==> flow/design.v <==
module CORDIC_Stage (
	input clk,
	input rst,
	input sign_in,
	input USE_SIN_in,
	input [7:0] ite,
	input [32:0] arctan_in_1,
	input [32:0] arctan_in_2,
	input [32:0] target_in,
	input [32:0] curr_angle_in,
	input [32:0] x_in,
	input [32:0] y_in,
	output sign_out,
	output USE_SIN_out,
	output [32:0] curr_angle_out,
	output [32:0] x_out,
	output [32:0] y_out,
	output [32:0] target_out
	);
	reg sign;
	reg [32:0] x[0:1];
	reg [32:0] y[0:1];
	reg [32:0] y_tmp[0:3];
	reg [32:0] x_tmp[0:3];
	reg [3:0] count[0:1];
	reg [32:0] current_angle[0:1];
	reg [32:0] atan[0:1];
	reg [32:0] target_q;
	reg USE_SIN_q;
	reg sign_q;
	reg [32:0] x_q;
	reg [32:0] y_q;
	reg [32:0] current_angle_q;
	always @(posedge clk) begin
			sign = sign_in;
			target_q <= target_in;
			USE_SIN_q <= USE_SIN_in;
			count[0] = ite[7:4];
			y_tmp[0] = sign ? y_in : ~y_in+1;
			y_tmp[1] = {y_tmp[0][32], y_tmp[0][31:0]>>count[0]};
			x_tmp[0] = sign ? x_in : ~x_in+1;
			x_tmp[1] = {x_tmp[0][32], x_tmp[0][31:0]>>count[0]};
			x[0] = x_in + y_tmp[1];
			y[0] = x_tmp[1] + y_in;
			atan[0] = sign ? arctan_in_1 : ~arctan_in_1+1;
			current_angle[0] = curr_angle_in + atan[0];
			if (current_angle[0] > target_in) begin
				sign = 1'b0;
			end
			else begin
				sign = 1'b1;
			end
			count[1] = ite[3:0];
			y_tmp[2] = sign ? y[0] : ~y[0]+1;
			y_tmp[3] = {y_tmp[2][32], y_tmp[2][31:0]>>count[1]};
			x_tmp[2] = sign ? x[0] : ~x[0]+1;
			x_tmp[3] = {x_tmp[2][32], x_tmp[2][31:0]>>count[1]};
			x[1] = x[0] + y_tmp[3];
			y[1] = x_tmp[3] + y[0];
			atan[1] = sign ? arctan_in_2 : ~arctan_in_2+1;
			current_angle[1] = current_angle[0] + atan[1];
			if (current_angle[1] > target_in) begin
				sign = 1'b0;
			end
			else begin
				sign = 1'b1;
			end
			sign_q <= sign;
			x_q <= x[1];
			y_q <= y[1];
			current_angle_q <= current_angle[1];
	end
	assign sign_out = sign_q;
	assign curr_angle_out = current_angle_q;
	assign x_out = x_q;
	assign y_out = y_q;
	assign USE_SIN_out = USE_SIN_q;
	assign target_out = target_q;
endmodule
module CORDIC_Top (
    input clk,
    input [31:0] target,
	 output [31:0] cos_x
);
	wire sign_intermediate[0:6];
	wire USE_SIN_intermediate[0:6];
	wire [32:0] angle_intermediate[0:6];
	wire [32:0] x_intermediate[0:6];
	wire [32:0] y_intermediate[0:6];
	wire [32:0] target_intermediate[0:6];
	wire [32:0] arctan[0:13];
	wire [7:0] ite[0:6];
	wire [32:0] x_init = 33'b01;
	wire [32:0] y_init = 33'b001;
	assign arctan[0]  = 33'b000011111010110110111011000000000;
	assign arctan[1]  = 33'b000001111111010101101110101010000;
	assign arctan[2]  = 33'b000000111111111010101011011110000;
	assign arctan[3]  = 33'b000000011111111111010101010111000;
	assign arctan[4]  = 33'b000000001111111111111010101010110;
	assign arctan[5]  = 33'b000000000111111111111111010101011;
	assign arctan[6]  = 33'b000000000011111111111111111010110;
	assign arctan[7]  = 33'b000000000001111111111111111111011;
	assign arctan[8]  = 33'b000000000000111111111111111111111;
	assign arctan[9]  = 33'b000000000000100000000000000000000;
	assign arctan[10] = 33'b000000000000010000000000000000000;
	assign arctan[11] = 33'b000000000000001000000000000000000;
	assign arctan[12] = 33'b000000000000000100000000000000000;
	assign arctan[13] = 33'b000000000000000010000000000000000;
	assign ite[0]  = 8'b00100011;
	assign ite[1]  = 8'b01000101;
	assign ite[2]  = 8'b01100111;
	assign ite[3]  = 8'b10001001;
	assign ite[4]  = 8'b10101011;
	assign ite[5]  = 8'b11001101;
	assign ite[6]  = 8'b11101111;
	reg init_sign;
	reg USE_SIN;
	wire [32:0] init_angle = 33'b000111011010110001100111000000000;
	reg [32:0] ext_target;
	reg [32:0] fin_target;
	always @* begin
		ext_target = { 1'b0 , target};
		USE_SIN = 0;
		if (ext_target > init_angle) begin
			if (ext_target > 33'b00111) begin
				fin_target = 33'b011001001000011111101101010100010 + (~ext_target + 1);
				init_sign = 1;
				USE_SIN = 1;
			end else begin
				init_sign = 1;
				fin_target = ext_target;
			end
		end
		else begin
			init_sign = 0;
			fin_target = ext_target;
		end
	end
	CORDIC_Stage stage1(
		 .clk(clk),
		 .sign_in(init_sign),
		 .USE_SIN_in(USE_SIN),
		 .ite(ite[0]),
		 .target_in(fin_target),
		 .arctan_in_1(arctan[0]),
		 .arctan_in_2(arctan[1]),
		 .curr_angle_in(init_angle),
		 .x_in(x_init),
		 .y_in(y_init),
		 .sign_out(sign_intermediate[0]),
		 .curr_angle_out(angle_intermediate[0]),
		 .x_out(x_intermediate[0]),
		 .y_out(y_intermediate[0]),
		 .target_out(target_intermediate[0]),
		 .USE_SIN_out(USE_SIN_intermediate[0])
	);
	CORDIC_Stage stage2(
		 .clk(clk),
		 .sign_in(sign_intermediate[0]),
		 .USE_SIN_in(USE_SIN_intermediate[0]),
		 .ite(ite[1]),
		 .target_in(target_intermediate[0]),
		 .arctan_in_1(arctan[2]),
		 .arctan_in_2(arctan[3]),
		 .curr_angle_in(angle_intermediate[0]),
		 .x_in(x_intermediate[0]),
		 .y_in(y_intermediate[0]),
		 .sign_out(sign_intermediate[1]),
		 .curr_angle_out(angle_intermediate[1]),
		 .x_out(x_intermediate[1]),
		 .y_out(y_intermediate[1]),
		 .target_out(target_intermediate[1]),
		 .USE_SIN_out(USE_SIN_intermediate[1])
	);
	CORDIC_Stage stage3(
		 .clk(clk),
		 .sign_in(sign_intermediate[1]),
		 .USE_SIN_in(USE_SIN_intermediate[1]),
		 .ite(ite[2]),
		 .target_in(target_intermediate[1]),
		 .arctan_in_1(arctan[4]),
		 .arctan_in_2(arctan[5]),
		 .curr_angle_in(angle_intermediate[1]),
		 .x_in(x_intermediate[1]),
		 .y_in(y_intermediate[1]),
		 .sign_out(sign_intermediate[2]),
		 .curr_angle_out(angle_intermediate[2]),
		 .x_out(x_intermediate[2]),
		 .y_out(y_intermediate[2]),
		 .target_out(target_intermediate[2]),
		 .USE_SIN_out(USE_SIN_intermediate[2])
	);
	CORDIC_Stage stage4(
		 .clk(clk),
		 .sign_in(sign_intermediate[2]),
		 .USE_SIN_in(USE_SIN_intermediate[2]),
		 .ite(ite[3]),
		 .target_in(target_intermediate[2]),
		 .arctan_in_1(arctan[6]),
		 .arctan_in_2(arctan[7]),
		 .curr_angle_in(angle_intermediate[2]),
		 .x_in(x_intermediate[2]),
		 .y_in(y_intermediate[2]),
		 .sign_out(sign_intermediate[3]),
		 .curr_angle_out(angle_intermediate[3]),
		 .x_out(x_intermediate[3]),
		 .y_out(y_intermediate[3]),
		 .target_out(target_intermediate[3]),
		 .USE_SIN_out(USE_SIN_intermediate[3])
	);
	CORDIC_Stage stage5(
		 .clk(clk),
		 .sign_in(sign_intermediate[3]),
		 .USE_SIN_in(USE_SIN_intermediate[3]),
		 .ite(ite[4]),
		 .target_in(target_intermediate[3]),
		 .arctan_in_1(arctan[8]),
		 .arctan_in_2(arctan[9]),
		 .curr_angle_in(angle_intermediate[3]),
		 .x_in(x_intermediate[3]),
		 .y_in(y_intermediate[3]),
		 .sign_out(sign_intermediate[4]),
		 .curr_angle_out(angle_intermediate[4]),
		 .x_out(x_intermediate[4]),
		 .y_out(y_intermediate[4]),
		 .target_out(target_intermediate[4]),
		 .USE_SIN_out(USE_SIN_intermediate[4])
	);
	CORDIC_Stage stage6(
		 .clk(clk),
		 .sign_in(sign_intermediate[4]),
		 .USE_SIN_in(USE_SIN_intermediate[4]),
		 .ite(ite[5]),
		 .target_in(target_intermediate[4]),
		 .arctan_in_1(arctan[10]),
		 .arctan_in_2(arctan[11]),
		 .curr_angle_in(angle_intermediate[4]),
		 .x_in(x_intermediate[4]),
		 .y_in(y_intermediate[4]),
		 .sign_out(sign_intermediate[5]),
		 .curr_angle_out(angle_intermediate[5]),
		 .x_out(x_intermediate[5]),
		 .y_out(y_intermediate[5]),
		 .target_out(target_intermediate[5]),
		 .USE_SIN_out(USE_SIN_intermediate[5])
	);
	CORDIC_Stage stage7(
		 .clk(clk),
		 .sign_in(sign_intermediate[5]),
		 .USE_SIN_in(USE_SIN_intermediate[5]),
		 .ite(ite[6]),
		 .target_in(target_intermediate[5]),
		 .arctan_in_1(arctan[12]),
		 .arctan_in_2(arctan[13]),
		 .curr_angle_in(angle_intermediate[5]),
		 .x_in(x_intermediate[5]),
		 .y_in(y_intermediate[5]),
		 .sign_out(sign_intermediate[6]),
		 .curr_angle_out(angle_intermediate[6]),
		 .x_out(x_intermediate[6]),
		 .y_out(y_intermediate[6]),
		 .target_out(target_intermediate[6]),
		 .USE_SIN_out(USE_SIN_intermediate[6])
	);
	wire [31:0] K = 32'b01101101111011001010110110001011;
	wire [31:0] done;
	assign done = USE_SIN_intermediate[6] ? y_intermediate[6][31:0] : x_intermediate[6][31:0];
	assign cos_x = done*K;
endmodule
==> flow/config.mk <==
export PLATFORM = sky130hd
export DESIGN_NAME = CORDIC_Top
export DESIGN_NICKNAME = CORDIC_Top
export VERILOG_FILES = /design/flow/design.v
export SDC_FILE = /design/flow/constraint.sdc
export NUM_CORES = 4
export LEC_CHECK = 0
export CAP_MARGIN = 20
export CORE_MARGIN = 2
export CORE_UTILIZATION = 72
export CTS_CLUSTER_DIAMETER = 362
export SETUP_SLACK_MARGIN = 2.64
export SLEW_MARGIN = 20
export TNS_END_PERCENT = 5
==> flow/constraint.sdc <==
create_clock -name core_clock -period 9.18 [get_ports {clk}]
set_input_delay 1.8360 -clock core_clock [delete_from_list [all_inputs] [get_ports {clk}]]
set_output_delay 1.8360 -clock core_clock [all_outputs]
set_load 0.01 [all_outputs]
run.sh (not shown) runs the stock make flow with config.mk's settings and CLKGATE_MAP_FILE=.
The first run ran to the end with no violations.
==> next run, changes <==
CTS_CLUSTER_DIAMETER = default   (was 362)
SETUP_SLACK_MARGIN = default   (was 2.64)
TNS_END_PERCENT = 10   (was 5)
clock period = 6.94 ns   (was 9.18 ns; I/O delays follow)
Effect: This time the run never finished: it broke off in 4_1_cts. Die area is unchanged. Synthesized cell count is unchanged. Area after synthesis is unchanged.
==> next run, changes <==
ABC_AREA = 1   (was default)
CTS_CLUSTER_DIAMETER = 399   (was default)
CTS_CLUSTER_SIZE = 95   (was default)
TNS_END_PERCENT = default   (was 10)
clock period = 6.92 ns   (was 6.94 ns; I/O delays follow)
=> Now the flow failed in 5_1_grt (GRT-0232); synthesized area barely changes; die area hardly moves; synthesized cell count is higher by 12%.
==> next run, changes <==
ABC_AREA = default   (was 1)
CTS_CLUSTER_DIAMETER = default   (was 399)
CTS_CLUSTER_SIZE = default   (was 95)
PLACE_DENSITY_LB_ADDON = 0.01   (was default)
clock period = 8.98 ns   (was 6.92 ns; I/O delays follow)
=>
- With this change the flow ran to the end with violations: negative setup slack
- area after synthesis is about the same
- synthesized cell count is lower by roughly a tenth
- die size barely changes
==> next run, changes <==
CORE_UTILIZATION = 25   (was 72)
PLACE_DENSITY_LB_ADDON = default   (was 0.01)
clock period = 15.5 ns   (was 8.98 ns; I/O delays follow)
After rerunning: The new run completed without violations. Clock-buffer cell count climbs by 3. Die area goes up to 2.8 times its value. Setup slack improved by 4.0 ns. Non-clock buffer count falls by 238. Area after synthesis is unchanged. Design area stays flat. Sequential share of layout area stays flat.
